==> onyx <==
## non_restoring_divider
module non_restoring_divider #(
    parameter DATA_WIDTH = 32
) (
    input  logic                    clk_i,
    input  logic                    clk_en_i,
    input  logic                    rst_n_i,
    input  logic [DATA_WIDTH - 1:0] dividend_i,
    input  logic [DATA_WIDTH - 1:0] divisor_i,
    input  logic                    data_valid_i,
    output logic [DATA_WIDTH - 1:0] quotient_o,
    output logic [DATA_WIDTH - 1:0] remainder_o,
    output logic                    divide_by_zero_o,
    output logic                    data_valid_o,
    output logic                    idle_o
);
Settings: LEC_CHECK=0, CAP_MARGIN=20, CORE_MARGIN=2, CORE_UTILIZATION=58, SLEW_MARGIN=20; clock period 3.69 ns.
run.sh (not shown) runs the stock make flow with config.mk's settings and CLKGATE_MAP_FILE=.
==> willow (differences from onyx) <==
--- a/flow/config.mk
+++ b/flow/config.mk
@@ -8,4 +8,6 @@
 export CAP_MARGIN = 20
 export CORE_MARGIN = 2
-export CORE_UTILIZATION = 58
+export CORE_UTILIZATION = 72
+export CTS_CLUSTER_SIZE = 35
+export PLACE_DENSITY_LB_ADDON = 0.27
 export SLEW_MARGIN = 20
==> flow/constraint.sdc (replaced) <==
create_clock -name core_clock -period 4.26 [get_ports {clk_i}]
set_input_delay 0.8520 -clock core_clock [delete_from_list [all_inputs] [get_ports {clk_i}]]
set_output_delay 0.8520 -clock core_clock [all_outputs]
set_load 0.01 [all_outputs]
==> notes <==
willow aborted during global routing (5_1_grt) (GRT-0232). onyx finished with negative setup slack left.
In synthesized area, onyx and willow do not differ.
Against onyx, the die size of willow is lower by 19%.
Synthesized cell count is the same in onyx and willow.
==> figures <==
                                                                        onyx                    willow
Result of the run                                               failed layout checks       did not finish
Last stage reached                                                            -  global routing (5_1_grt)
Layout check failures                                      negative setup slack                         -
Total placed instance area                                          11500 sq um               10200 sq um
Init Core Util                                                            59.6%                     73.0%
Complex-gate fraction of the synthesized area                             19.1%                     19.1%
Final weighted congestion in routability-driven placement                 0.971                     0.971
Hpwl dp                                                                21700 um                  19100 um
Core ar.                                                            14600 sq um               11900 sq um
Synthesized Nets                                                           1071                      1071
I/O pin count                                                               135                       135
Post-Place Cells                                                           1399                      1191
H-tree levels                                                                 3                         3
Unique cell types                                                            67                        67
Area fraction in and, or, nand and nor cells                              14.7%                     14.7%
Die Ht                                                                   126 um                    114 um
Syn Std Cell Area                                                    8700 sq um                8700 sq um
Number of gates resized after cts                                           215                        45
Worst setup slack before clock tree synthesis                         -0.691 ns                 -0.114 ns
Die x size                                                               126 um                    114 um
Avg Cell Area, Syn                                                   9.32 sq um                9.32 sq um
Cell row count                                                               44                        40
Area of the die                                                     16000 sq um               13000 sq um
Buffer count from post-CTS setup fixing                                      53                        21


==> run D <==
Starting RTL as in the previous note.
clock: 4.5 ns
lec_check: 0
abc_area: 1
cap_margin: 20
core_aspect_ratio: 0.5
core_margin: 2
core_utilization: 72
cts_cluster_diameter: 280
cts_cluster_size: 97
setup_slack_margin: 0.99
slew_margin: 20
tns_end_percent: 10
==> inputs of run M, as changes to run D <==
Settings changed: ABC_AREA 1 to not set, CORE_ASPECT_RATIO 0.5 to not set, CORE_UTILIZATION 72 to 68, CTS_CLUSTER_DIAMETER 280 to not set, CTS_CLUSTER_SIZE 97 to 35, SETUP_SLACK_MARGIN 0.99 to not set, TNS_END_PERCENT 10 to not set.
==> flow/constraint.sdc (replaced) <==
create_clock -name core_clock -period 4.48 [get_ports {clk_i}]
set_input_delay 0.8960 -clock core_clock [delete_from_list [all_inputs] [get_ports {clk_i}]]
set_output_delay 0.8960 -clock core_clock [all_outputs]
set_load 0.01 [all_outputs]
==> inputs of run G, as changes to run D <==
Settings changed: ABC_AREA 1 to not set, CORE_ASPECT_RATIO 0.5 to not set, CORE_UTILIZATION 72 to 58, CTS_CLUSTER_DIAMETER 280 to not set, CTS_CLUSTER_SIZE 97 to not set, SETUP_SLACK_MARGIN 0.99 to not set, TNS_END_PERCENT 10 to not set.
==> flow/constraint.sdc (replaced) <==
create_clock -name core_clock -period 4.19 [get_ports {clk_i}]
set_input_delay 0.8380 -clock core_clock [delete_from_list [all_inputs] [get_ports {clk_i}]]
set_output_delay 0.8380 -clock core_clock [all_outputs]
set_load 0.01 [all_outputs]
==> inputs of run B, as changes to run D <==
Settings changed: ABC_AREA 1 to not set, CORE_ASPECT_RATIO 0.5 to not set, CTS_CLUSTER_DIAMETER 280 to 134, SETUP_SLACK_MARGIN 0.99 to 1.3.
==> flow/constraint.sdc (replaced) <==
create_clock -name core_clock -period 4.58 [get_ports {clk_i}]
set_input_delay 0.9160 -clock core_clock [delete_from_list [all_inputs] [get_ports {clk_i}]]
set_output_delay 0.9160 -clock core_clock [all_outputs]
set_load 0.01 [all_outputs]
==> out/metrics.csv <==
metric;value;unit
core area;14500;sq um
Synth logic family;simple AND/OR/NAND/NOR gates;
Placement Setup Slack;0.815;ns
Post-Syn Area;10700;sq um
outcome;stopped before the end;
Nets at Floorplan;1818;
Simple-Gate Fraction of Synth Area;38.1;%
Exit stage;global routing (5_1_grt);
ys cells;1680;
placed cell count;1959;
postcts setup bufs;28;
The numbers above come from run D.

==> out/metrics.csv <==
metric;value;unit
clk sinks;106;
XOR/XNOR Area Share;8.65;%
Exit stage;global routing (5_1_grt);
Nets at Floorplan;1071;
Synth logic family;AND-OR/OR-AND gates;
ys cells;933;
Simple-Gate Fraction of Synth Area;14.7;%
Die X-Extent;114;um
placed cell count;1173;
core area;11900;sq um
outcome;stopped before the end;
Error;[ERROR GRT-0232] Routing congestion too high. Check the congestion heatmap in the GUI.;
Post-Syn Area;8700;sq um
postcts setup bufs;37;
Placement Setup Slack;0.285;ns
The numbers above come from run B.

==> out/metrics.csv <==
metric;value;unit
outcome;no timing/DRC/antenna violations;
Top area cell types;edfxtp_1 (35%), ha_1 (9.8%), xor2_1 (4.8%), mux2_2 (4.5%), nand2_1 (4.4%);
leading area contributor after synthesis;edfxtp_1;
ys cells;933;
kind of critical path;reg2out;
Post-Syn Area;8700;sq um
placed cell count;1209;
postcts setup bufs;2;
routing usage on met1;44.4;%
Detail Placement HPWL;18.0;mm
Nets at Floorplan;1071;
clock slew at reported path FFs;0.08;ns
chip footprint;13700;sq um
Placement Setup Slack;0.0384;ns
sequential share of cell area;29.4;%
Synth logic family;AND-OR/OR-AND gates;
Simple-Gate Fraction of Synth Area;14.7;%
The numbers above come from run M.

==> out/metrics.csv <==
metric;value;unit
min setup slack post-route;-0.0751;ns
Nets at Floorplan;1071;
top cell class by occupied area;multi-input combinational cells;
ys cells;933;
Simple-Gate Fraction of Synth Area;14.7;%
postcts setup bufs;19;
final-report setup violation count;3;
Post-Syn Area;8700;sq um
total track usage;32.0;%
outcome;failed layout checks;
placed cell count;1275;
SO Viols;negative setup slack;
logic gate share of total power;46.7;%
Synth top cells by count;edfxtp_1 (102), nand2_1 (102), a21oi_1 (76), ha_1 (68);
net count reported at finish;1279;
Detail Placement HPWL;19.0;mm
The numbers above come from run G.



==> 06-06: inputs <==
==> flow/design.v <==
module non_restoring_divider #(
    parameter DATA_WIDTH = 32
) (
    input  logic                    clk_i,
    input  logic                    clk_en_i,
    input  logic                    rst_n_i,
    input  logic [DATA_WIDTH - 1:0] dividend_i,
    input  logic [DATA_WIDTH - 1:0] divisor_i,
    input  logic                    data_valid_i,
    output logic [DATA_WIDTH - 1:0] quotient_o,
    output logic [DATA_WIDTH - 1:0] remainder_o,
    output logic                    divide_by_zero_o,
    output logic                    data_valid_o,
    output logic                    idle_o
);
    localparam COUNTER_WIDTH = $clog2(DATA_WIDTH);
    typedef enum logic [1:0] {IDLE, DIVIDE, RESTORE} fsm_state_t;
    typedef struct packed {
        logic                    rem_sign;
        logic [DATA_WIDTH - 1:0] remainder;
        logic [DATA_WIDTH - 1:0] quotient;
    } result_t;
    fsm_state_t state_CRT, state_NXT;
        always_ff @(posedge clk_i) begin : state_register
            if (!rst_n_i) begin
                state_CRT <= IDLE;
            end else if (clk_en_i) begin
                state_CRT <= state_NXT;
            end
        end : state_register
    result_t partial_CRT, partial_NXT;
    logic [DATA_WIDTH - 1:0] divisor_CRT, divisor_NXT;
        always_ff @(posedge clk_i) begin : datapath_register
            if (clk_en_i) begin
                partial_CRT <= partial_NXT;
                divisor_CRT <= divisor_NXT;
            end
        end : datapath_register
    logic [COUNTER_WIDTH - 1:0] iter_count_CRT, iter_count_NXT;
        always_ff @(posedge clk_i) begin : counter 
            if (clk_en_i) begin
                iter_count_CRT <= iter_count_NXT;
            end
        end : counter 
    logic divide_by_zero_CRT, divide_by_zero_NXT;
        always_ff @(posedge clk_i) begin : status_register
            if (!rst_n_i) begin
                divide_by_zero_CRT <= 1'b0;
            end else if (clk_en_i) begin
                divide_by_zero_CRT <= divide_by_zero_NXT;
            end
        end : status_register
    result_t pair_shifted;
        always_comb begin : fsm_logic 
            divide_by_zero_NXT = divide_by_zero_CRT;
            iter_count_NXT = iter_count_CRT;
            partial_NXT = partial_CRT;
            divisor_NXT = divisor_CRT;
            state_NXT = state_CRT;
            pair_shifted = 'b0;
            remainder_o = partial_CRT.remainder;
            data_valid_o = 1'b0;
            idle_o = 1'b0;
            case (state_CRT) 
                IDLE: begin 
                    if (data_valid_i) begin
                        state_NXT = DIVIDE;
                    end
                    divide_by_zero_NXT = (divisor_i == '0);
                    partial_NXT.rem_sign = 1'b0;
                    partial_NXT.quotient = dividend_i;
                    partial_NXT.remainder = '0;
                    divisor_NXT = divisor_i;
                    iter_count_NXT = '0;
                    idle_o = 1'b1;
                end
                DIVIDE: begin
                    state_NXT = (iter_count_CRT == (DATA_WIDTH - 1)) ? RESTORE : state_CRT;
                    iter_count_NXT = iter_count_CRT + 1;
                    pair_shifted = partial_CRT << 1; 
                    if (partial_CRT.rem_sign) begin
                        {partial_NXT.rem_sign, partial_NXT.remainder} = {pair_shifted.rem_sign, pair_shifted.remainder} + divisor_CRT;
                    end else begin
                        {partial_NXT.rem_sign, partial_NXT.remainder} = {pair_shifted.rem_sign, pair_shifted.remainder} - divisor_CRT;
                    end
                    partial_NXT.quotient = {pair_shifted.quotient[DATA_WIDTH - 1:1], !partial_NXT.rem_sign};
                end
                RESTORE: begin
                    state_NXT = IDLE;
                    data_valid_o = 1'b1;
                    idle_o = 1'b0;
                    if (partial_CRT.rem_sign) begin
                        {partial_NXT.rem_sign, partial_NXT.remainder} = {partial_CRT.rem_sign, partial_CRT.remainder} + divisor_CRT;
                    end
                    remainder_o = partial_NXT.remainder;
                end
            endcase
        end : fsm_logic
    assign quotient_o = partial_CRT.quotient;
    assign divide_by_zero_o = divide_by_zero_CRT;
endmodule
==> flow/run.sh <==
#!/bin/bash
# the make line also repeats each setting of config.mk as NAME=value (left out here)
make -C /OpenROAD-flow-scripts/flow DESIGN_CONFIG=/design/flow/config.mk WORK_HOME=/design/flow/orfs CLKGATE_MAP_FILE= finish
==> flow/config.mk <==
export PLATFORM = sky130hd
export DESIGN_NAME = non_restoring_divider
export DESIGN_NICKNAME = non_restoring_divider
export VERILOG_FILES = /design/flow/design.v
export SDC_FILE = /design/flow/constraint.sdc
export NUM_CORES = 4
export LEC_CHECK = 0
export ABC_AREA = 1
export CAP_MARGIN = 0
export CELL_PAD_IN_SITES_DETAIL_PLACEMENT = 2
export CELL_PAD_IN_SITES_GLOBAL_PLACEMENT = 2
export CORE_ASPECT_RATIO = 1.17
export CORE_MARGIN = 8
export CORE_UTILIZATION = 44
export CTS_CLUSTER_SIZE = 70
export GPL_ROUTABILITY_DRIVEN = 0
export GPL_TIMING_DRIVEN = 0
export HOLD_SLACK_MARGIN = 0.06
export MAX_ROUTING_LAYER = met4
export MIN_ROUTING_LAYER = met2
export PLACE_DENSITY = 0.7
export SETUP_SLACK_MARGIN = 1.2
export SLEW_MARGIN = 10
==> flow/constraint.sdc <==
create_clock -name core_clock -period 5.21 [get_ports {clk_i}]
set_input_delay 1.0420 -clock core_clock [delete_from_list [all_inputs] [get_ports {clk_i}]]
set_output_delay 1.0420 -clock core_clock [all_outputs]
set_load 0.01 [all_outputs]
==> 07-28 (differences from 06-06) <==
ABC_AREA = default   (was 1)
CAP_MARGIN = 25   (was 0)
CELL_PAD_IN_SITES_GLOBAL_PLACEMENT = 0   (was 2)
CORE_ASPECT_RATIO = default   (was 1.17)
CORE_MARGIN = 2   (was 8)
CORE_UTILIZATION = 36   (was 44)
CTS_CLUSTER_SIZE = default   (was 70)
GPL_ROUTABILITY_DRIVEN = default   (was 0)
HOLD_SLACK_MARGIN = default   (was 0.06)
MAX_ROUTING_LAYER = default   (was met4)
MIN_ROUTING_LAYER = default   (was met2)
PLACE_DENSITY = default   (was 0.7)
PLACE_DENSITY_LB_ADDON = 0.15   (was default)
SETUP_SLACK_MARGIN = default   (was 1.2)
SLEW_MARGIN = 20   (was 10)
TNS_END_PERCENT = 10   (was default)
==> flow/constraint.sdc (replaced) <==
create_clock -name core_clock -period 6.55 [get_ports {clk_i}]
set_input_delay 1.3100 -clock core_clock [delete_from_list [all_inputs] [get_ports {clk_i}]]
set_output_delay 1.3100 -clock core_clock [all_outputs]
set_load 0.01 [all_outputs]
==> 10-02 (differences from 06-06) <==
CAP_MARGIN = 20   (was 0)
CELL_PAD_IN_SITES_DETAIL_PLACEMENT = default   (was 2)
CELL_PAD_IN_SITES_GLOBAL_PLACEMENT = default   (was 2)
CORE_ASPECT_RATIO = 1.37   (was 1.17)
CORE_MARGIN = 2   (was 8)
CORE_UTILIZATION = 71   (was 44)
CTS_CLUSTER_DIAMETER = 332   (was default)
CTS_CLUSTER_SIZE = 96   (was 70)
GPL_ROUTABILITY_DRIVEN = default   (was 0)
GPL_TIMING_DRIVEN = default   (was 0)
HOLD_SLACK_MARGIN = default   (was 0.06)
MAX_ROUTING_LAYER = default   (was met4)
MIN_ROUTING_LAYER = default   (was met2)
PLACE_DENSITY = default   (was 0.7)
SETUP_SLACK_MARGIN = default   (was 1.2)
SLEW_MARGIN = 20   (was 10)
==> flow/constraint.sdc (replaced) <==
create_clock -name core_clock -period 3.79 [get_ports {clk_i}]
set_input_delay 0.7580 -clock core_clock [delete_from_list [all_inputs] [get_ports {clk_i}]]
set_output_delay 0.7580 -clock core_clock [all_outputs]
set_load 0.01 [all_outputs]
==> run summary <==
Results of the flow run.

The chip area stands at 0.0161 mm². According to the logs, the last stage reached was global routing (5_1_grt). The first error in the log reads "[ERROR GRT-0232] Routing congestion too high. Check the congestion heatmap in the GUI". Measured along the y axis, the die boundary spans 148 µm.

The flow did not finish.
(the above is from 10-02)
==> run summary <==
Physical design

The power share of the clock group stands at 0.241. In this run the vertical extent of the chip is around 160 µm. Setup repair after global routing left no endpoint under its margin. The run finished with no timing, DRC or antenna violations.

The number of instances in the synthesized netlist stands at 933. Wires add up to 37.3 mm. The chip area stands at around 0.025 mm².
(the above is from 07-28)
==> run summary <==
Results of the flow run.

The run stopped with a tool error. The stage where the run came to a stop is global placement (3_3_place_gp). The tool reported: "[ERROR GPL-0301] Utilization 102.827 % exceeds 100%".

The floorplan step defined a die boundary enclosing 0.0296 mm².
(the above is from 06-06)
No activity file was given, so power comes from the tool's default toggle rates.
